Design mac_array, start of the top module:
module mac_array #(
    parameter NUM_CHANNELS = 4,
    parameter DATA_WIDTH = 8,
    parameter ACCUM_WIDTH = 32,
    parameter OUTPUT_WIDTH = 16
)(
    input  clk,
    input  rst_n,
    input  [NUM_CHANNELS-1:0] enable,
    input  [NUM_CHANNELS-1:0] clear_acc,
    input  [DATA_WIDTH*NUM_CHANNELS-1:0] input_data,
    input  [DATA_WIDTH*NUM_CHANNELS-1:0] weight,
    output [OUTPUT_WIDTH*NUM_CHANNELS-1:0] mac_out,
    output [OUTPUT_WIDTH*NUM_CHANNELS-1:0] activated_out,
    output [NUM_CHANNELS-1:0] valid,
    output [NUM_CHANNELS-1:0] overflow
);
    genvar i;
    generate
        for (i = 0; i < NUM_CHANNELS; i = i + 1) begin : mac_channels
            mac_unit #(
                .DATA_WIDTH(DATA_WIDTH),
                .ACCUM_WIDTH(ACCUM_WIDTH),
                .OUTPUT_WIDTH(OUTPUT_WIDTH)
            ) mac_inst (
                .clk(clk),
                .rst_n(rst_n),
                .enable(enable[i]),
                .clear_acc(clear_acc[i]),
                .input_data(input_data[DATA_WIDTH*(i+1)-1:DATA_WIDTH*i]),
                .weight(weight[DATA_WIDTH*(i+1)-1:DATA_WIDTH*i]),
                .mac_out(mac_out[OUTPUT_WIDTH*(i+1)-1:OUTPUT_WIDTH*i]),
                .activated_out(activated_out[OUTPUT_WIDTH*(i+1)-1:OUTPUT_WIDTH*i]),
                .valid(valid[i]),
                .overflow(overflow[i])
            );
        end
    endgenerate
endmodule
==> flow/config.mk <==
export PLATFORM = sky130hd
export DESIGN_NAME = mac_array
export DESIGN_NICKNAME = mac_array
export VERILOG_FILES = /design/flow/design.v
export SDC_FILE = /design/flow/constraint.sdc
export NUM_CORES = 4
export LEC_CHECK = 0
export ABC_AREA = 1
export CAP_MARGIN = 20
export CELL_PAD_IN_SITES_GLOBAL_PLACEMENT = 1
export CORE_ASPECT_RATIO = 0.5
export CORE_MARGIN = 2
export CORE_UTILIZATION = 32
export CTS_CLUSTER_DIAMETER = 336
export CTS_CLUSTER_SIZE = 98
export PLACE_DENSITY_LB_ADDON = 0.06
export SLEW_MARGIN = 0
export TNS_END_PERCENT = 15
==> flow/constraint.sdc <==
create_clock -name core_clock -period 8.5 [get_ports {clk}]
set_input_delay 1.7000 -clock core_clock [delete_from_list [all_inputs] [get_ports {clk}]]
set_output_delay 1.7000 -clock core_clock [all_outputs]
set_load 0.01 [all_outputs]
run.sh (not shown) runs the stock make flow with config.mk's settings and CLKGATE_MAP_FILE=.
The baseline went through all stages and came out clean.
Then changed:
CELL_PAD_IN_SITES_GLOBAL_PLACEMENT = 0   (was 1)
CORE_UTILIZATION = 57   (was 32)
HOLD_SLACK_MARGIN = 0.28   (was not set)
PLACE_DENSITY = 0.35   (was not set)
PLACE_DENSITY_LB_ADDON = not set   (was 0.06)
SLEW_MARGIN = 20   (was 0)
Core utilization went up by 27 points. Critical path depth went up by 1. Setup slack is worse by 0.12 ns. Hold slack is better by 0.0046 ns. Die area went down by 43%. Area after synthesis stays the same.
Then changed:
ABC_AREA = not set   (was 1)
CELL_PAD_IN_SITES_GLOBAL_PLACEMENT = not set   (was 0)
CORE_UTILIZATION = 43   (was 57)
CTS_CLUSTER_DIAMETER = 242   (was 336)
HOLD_SLACK_MARGIN = not set   (was 0.28)
PLACE_DENSITY = not set   (was 0.35)
TNS_END_PERCENT = not set   (was 15)
After rerunning: The new run went through all stages and came out clean; core utilization decreases by 11 points; first-iteration DRC count decreases by 50%; clock power decreases by 14%; count of clock-buffer cells in the layout decreases by 3; synthesized area decreases by 11%; combinational power increases by 8.8%.
Then changed:
CORE_ASPECT_RATIO = not set   (was 0.5)
CORE_UTILIZATION = 60   (was 43)
Result: Final area went down by about 2%; wire length went down by about 1.4%; die area went down by 28%; combinational power went down by about 2%; worst hold slack gains 0.028 ns; global-route usage went up by 7.5 points; final cell count went down by about 7%; count of clock-buffer cells in the layout went up by 1.
Then changed:
CAP_MARGIN = 25   (was 20)
CORE_UTILIZATION = 40   (was 60)
CTS_CLUSTER_DIAMETER = not set   (was 242)
CTS_CLUSTER_SIZE = not set   (was 98)
GPL_ROUTABILITY_DRIVEN = 0   (was not set)
GPL_TIMING_DRIVEN = 0   (was not set)
PLACE_DENSITY = 0.45   (was not set)
TNS_END_PERCENT = 65   (was not set)
The new run finished with timing, DRC and antenna clean.
Clock skew stays flat.
Via count shrinks slightly.
Power shrinks by a few percent.
Setup slack is better by 0.12 ns.
Die size grows by well over a third.
Wire length grows by a little under a tenth.

* * *

xenon:
The RTL this note starts from:
==> flow/design.v <==
module vedic_2x2 (
    input  [1:0] a,
    input  [1:0] b,
    output [3:0] product
);
    wire [3:0] partial;
    wire c1, c2;
    assign partial[0] = a[0] & b[0];
    assign partial[1] = a[1] & b[0];
    assign partial[2] = a[0] & b[1];
    assign partial[3] = a[1] & b[1];
    assign product[0] = partial[0];
    assign {c1, product[1]} = partial[1] + partial[2];
    assign {c2, product[2]} = partial[3] + c1;
    assign product[3] = c2;
endmodule
module vedic_mult #(
    parameter WIDTH = 8
)(
    input  [WIDTH-1:0] a,
    input  [WIDTH-1:0] b,
    output [2*WIDTH-1:0] product
);
    generate
        if (WIDTH == 2) begin : base_case
            vedic_2x2 v2x2 (
                .a(a),
                .b(b),
                .product(product)
            );
        end else begin : recursive_case
            localparam HALF_WIDTH = WIDTH / 2;
            wire [WIDTH-1:0] q0, q1, q2, q3;
            wire [2*WIDTH-1:0] aligned_q0, aligned_q1, aligned_q2, aligned_q3;
            wire [2*WIDTH-1:0] temp1, temp2;
            vedic_mult #(HALF_WIDTH) m0 (
                .a(a[HALF_WIDTH-1:0]),
                .b(b[HALF_WIDTH-1:0]),
                .product(q0)
            );
            vedic_mult #(HALF_WIDTH) m1 (
                .a(a[WIDTH-1:HALF_WIDTH]),
                .b(b[HALF_WIDTH-1:0]),
                .product(q1)
            );
            vedic_mult #(HALF_WIDTH) m2 (
                .a(a[HALF_WIDTH-1:0]),
                .b(b[WIDTH-1:HALF_WIDTH]),
                .product(q2)
            );
            vedic_mult #(HALF_WIDTH) m3 (
                .a(a[WIDTH-1:HALF_WIDTH]),
                .b(b[WIDTH-1:HALF_WIDTH]),
                .product(q3)
            );
            assign aligned_q0 = {{WIDTH{1'b0}}, q0};
            assign aligned_q1 = {{HALF_WIDTH{1'b0}}, q1, {HALF_WIDTH{1'b0}}};
            assign aligned_q2 = {{HALF_WIDTH{1'b0}}, q2, {HALF_WIDTH{1'b0}}};
            assign aligned_q3 = {q3, {WIDTH{1'b0}}};
            assign temp1 = aligned_q0 + aligned_q1;
            assign temp2 = temp1 + aligned_q2;
            assign product = temp2 + aligned_q3;
        end
    endgenerate
endmodule
module sigmoid_activation #(
    parameter WIDTH = 16,
    parameter FRAC_BITS = 11
)(
    input  signed [WIDTH-1:0] x,
    output [WIDTH-1:0] y
);
    localparam signed [WIDTH-1:0] NEG_THRESHOLD = -(4 << FRAC_BITS);
    localparam signed [WIDTH-1:0] POS_THRESHOLD = (4 << FRAC_BITS);
    localparam [WIDTH-1:0] ZERO_VAL = {WIDTH{1'b0}};
    localparam [WIDTH-1:0] HALF_VAL = (1 << (WIDTH-1));
    localparam [WIDTH-1:0] ONE_VAL  = {WIDTH{1'b1}};
    reg [WIDTH-1:0] y_reg;
    always @(*) begin
        if ($signed(x) < NEG_THRESHOLD)
            y_reg = ZERO_VAL;
        else if ($signed(x) > POS_THRESHOLD)
            y_reg = ONE_VAL;
        else
            y_reg = HALF_VAL + {{3{x[WIDTH-1]}}, x[WIDTH-1:3]};
    end
    assign y = y_reg;
endmodule
module mac_unit #(
    parameter DATA_WIDTH = 8,
    parameter ACCUM_WIDTH = 32,
    parameter OUTPUT_WIDTH = 16,
    parameter USE_SQRT_CSLA = 1,
    parameter ENABLE_ACTIVATION = 1,
    parameter FRAC_BITS = 11
)(
    input  clk,
    input  rst_n,
    input  enable,
    input  clear_acc,
    input  [DATA_WIDTH-1:0] input_data,
    input  [DATA_WIDTH-1:0] weight,
    output [OUTPUT_WIDTH-1:0] mac_out,
    output [OUTPUT_WIDTH-1:0] activated_out,
    output valid,
    output overflow
);
    localparam MULT_WIDTH = 2 * DATA_WIDTH;
    wire [MULT_WIDTH-1:0] mult_result;
    reg [ACCUM_WIDTH-1:0] accumulator;
    reg [ACCUM_WIDTH-1:0] next_acc;
    wire [ACCUM_WIDTH:0] acc_sum;
    reg overflow_reg;
    reg valid_reg;
    vedic_mult #(
        .WIDTH(DATA_WIDTH)
    ) multiplier (
        .a(input_data),
        .b(weight),
        .product(mult_result)
    );
    assign acc_sum = {1'b0, accumulator} + {{(ACCUM_WIDTH-MULT_WIDTH+1){1'b0}}, mult_result};
    always @(*) begin
        if (enable) begin
            if (clear_acc) begin
                next_acc = {{(ACCUM_WIDTH-MULT_WIDTH){1'b0}}, mult_result};
            end else begin
                next_acc = acc_sum[ACCUM_WIDTH-1:0];
            end
        end else if (clear_acc) begin
            next_acc = {ACCUM_WIDTH{1'b0}};
        end else begin
            next_acc = accumulator;
        end
    end
    always @(posedge clk or negedge rst_n) begin
        if (!rst_n)
            accumulator <= {ACCUM_WIDTH{1'b0}};
        else
            accumulator <= next_acc;
    end
    always @(posedge clk or negedge rst_n) begin
        if (!rst_n)
            overflow_reg <= 1'b0;
        else if (clear_acc)
            overflow_reg <= 1'b0;
        else if (enable && acc_sum[ACCUM_WIDTH])
            overflow_reg <= 1'b1;
    end
    assign overflow = overflow_reg;
    assign mac_out = accumulator[OUTPUT_WIDTH-1:0];
    generate
        if (ENABLE_ACTIVATION) begin : gen_activation
            sigmoid_activation #(
                .WIDTH(OUTPUT_WIDTH),
                .FRAC_BITS(FRAC_BITS)
            ) activation (
                .x(mac_out),
                .y(activated_out)
            );
        end else begin : no_activation
            assign activated_out = mac_out;
        end
    endgenerate
    always @(posedge clk or negedge rst_n) begin
        if (!rst_n)
            valid_reg <= 1'b0;
        else
            valid_reg <= enable;
    end
    assign valid = valid_reg;
endmodule
module mac_array #(
    parameter NUM_CHANNELS = 4,
    parameter DATA_WIDTH = 8,
    parameter ACCUM_WIDTH = 32,
    parameter OUTPUT_WIDTH = 16
)(
    input  clk,
    input  rst_n,
    input  [NUM_CHANNELS-1:0] enable,
    input  [NUM_CHANNELS-1:0] clear_acc,
    input  [DATA_WIDTH*NUM_CHANNELS-1:0] input_data,
    input  [DATA_WIDTH*NUM_CHANNELS-1:0] weight,
    output [OUTPUT_WIDTH*NUM_CHANNELS-1:0] mac_out,
    output [OUTPUT_WIDTH*NUM_CHANNELS-1:0] activated_out,
    output [NUM_CHANNELS-1:0] valid,
    output [NUM_CHANNELS-1:0] overflow
);
    genvar i;
    generate
        for (i = 0; i < NUM_CHANNELS; i = i + 1) begin : mac_channels
            mac_unit #(
                .DATA_WIDTH(DATA_WIDTH),
                .ACCUM_WIDTH(ACCUM_WIDTH),
                .OUTPUT_WIDTH(OUTPUT_WIDTH)
            ) mac_inst (
                .clk(clk),
                .rst_n(rst_n),
                .enable(enable[i]),
                .clear_acc(clear_acc[i]),
                .input_data(input_data[DATA_WIDTH*(i+1)-1:DATA_WIDTH*i]),
                .weight(weight[DATA_WIDTH*(i+1)-1:DATA_WIDTH*i]),
                .mac_out(mac_out[OUTPUT_WIDTH*(i+1)-1:OUTPUT_WIDTH*i]),
                .activated_out(activated_out[OUTPUT_WIDTH*(i+1)-1:OUTPUT_WIDTH*i]),
                .valid(valid[i]),
                .overflow(overflow[i])
            );
        end
    endgenerate
endmodule
clock: 4.62 ns
lec_check: 0
cap_margin: 20
core_margin: 2
core_utilization: 72
cts_cluster_diameter: 231
cts_cluster_size: 45
place_density_lb_addon: 0.19
setup_slack_margin: 1.37
slew_margin: 20
tns_end_percent: 5
Status(xenon) = ERROR, stage = global routing
Relative to xenon, the following input files were edited for amber:
Settings: PLACE_DENSITY_LB_ADDON no longer set, was 0.19; TNS_END_PERCENT no longer set, was 5; SETUP_SLACK_MARGIN no longer set, was 1.37; CORE_UTILIZATION now 40, was 72; CTS_CLUSTER_SIZE no longer set, was 45; CTS_CLUSTER_DIAMETER no longer set, was 231; the clock period (ns, I/O delays scaled along) now 8.5, was 4.62.
Results
amber reports a lower final HPWL from detailed placement than xenon does.
Per the comparison of amber with xenon, initial core utilization lost 33 points, number of instances in the synthesized netlist neither gained nor lost much, flop and latch count out of synthesis neither gained nor lost much.
Re summed instance area of the synthesized netlist: no difference whatsoever between xenon and amber.
Taking xenon as the reference point, the height of the chip of amber rises by 59 um.
When amber is set beside xenon, its setup fix buffers added after clock tree synthesis turns out to be 29 smaller.
Taking amber as 1.0, xenon lands at 0.74 on count of standard-cell rows.
As far as fraction of synthesis flops using an asynchronous set or reset pin goes, amber and xenon are indistinguishable; the numbers are identical.
From amber to xenon, number of levels the H-tree was split into did not move at all.
Looking across amber and xenon, the single run that reached the end with no open violations was amber.
What ended xenon was a tool error in global routing; the run never finished.
In amber, the die size came out 78% above the value in xenon.
Power figures rest on the tool's default switching activity, not on a simulated workload.
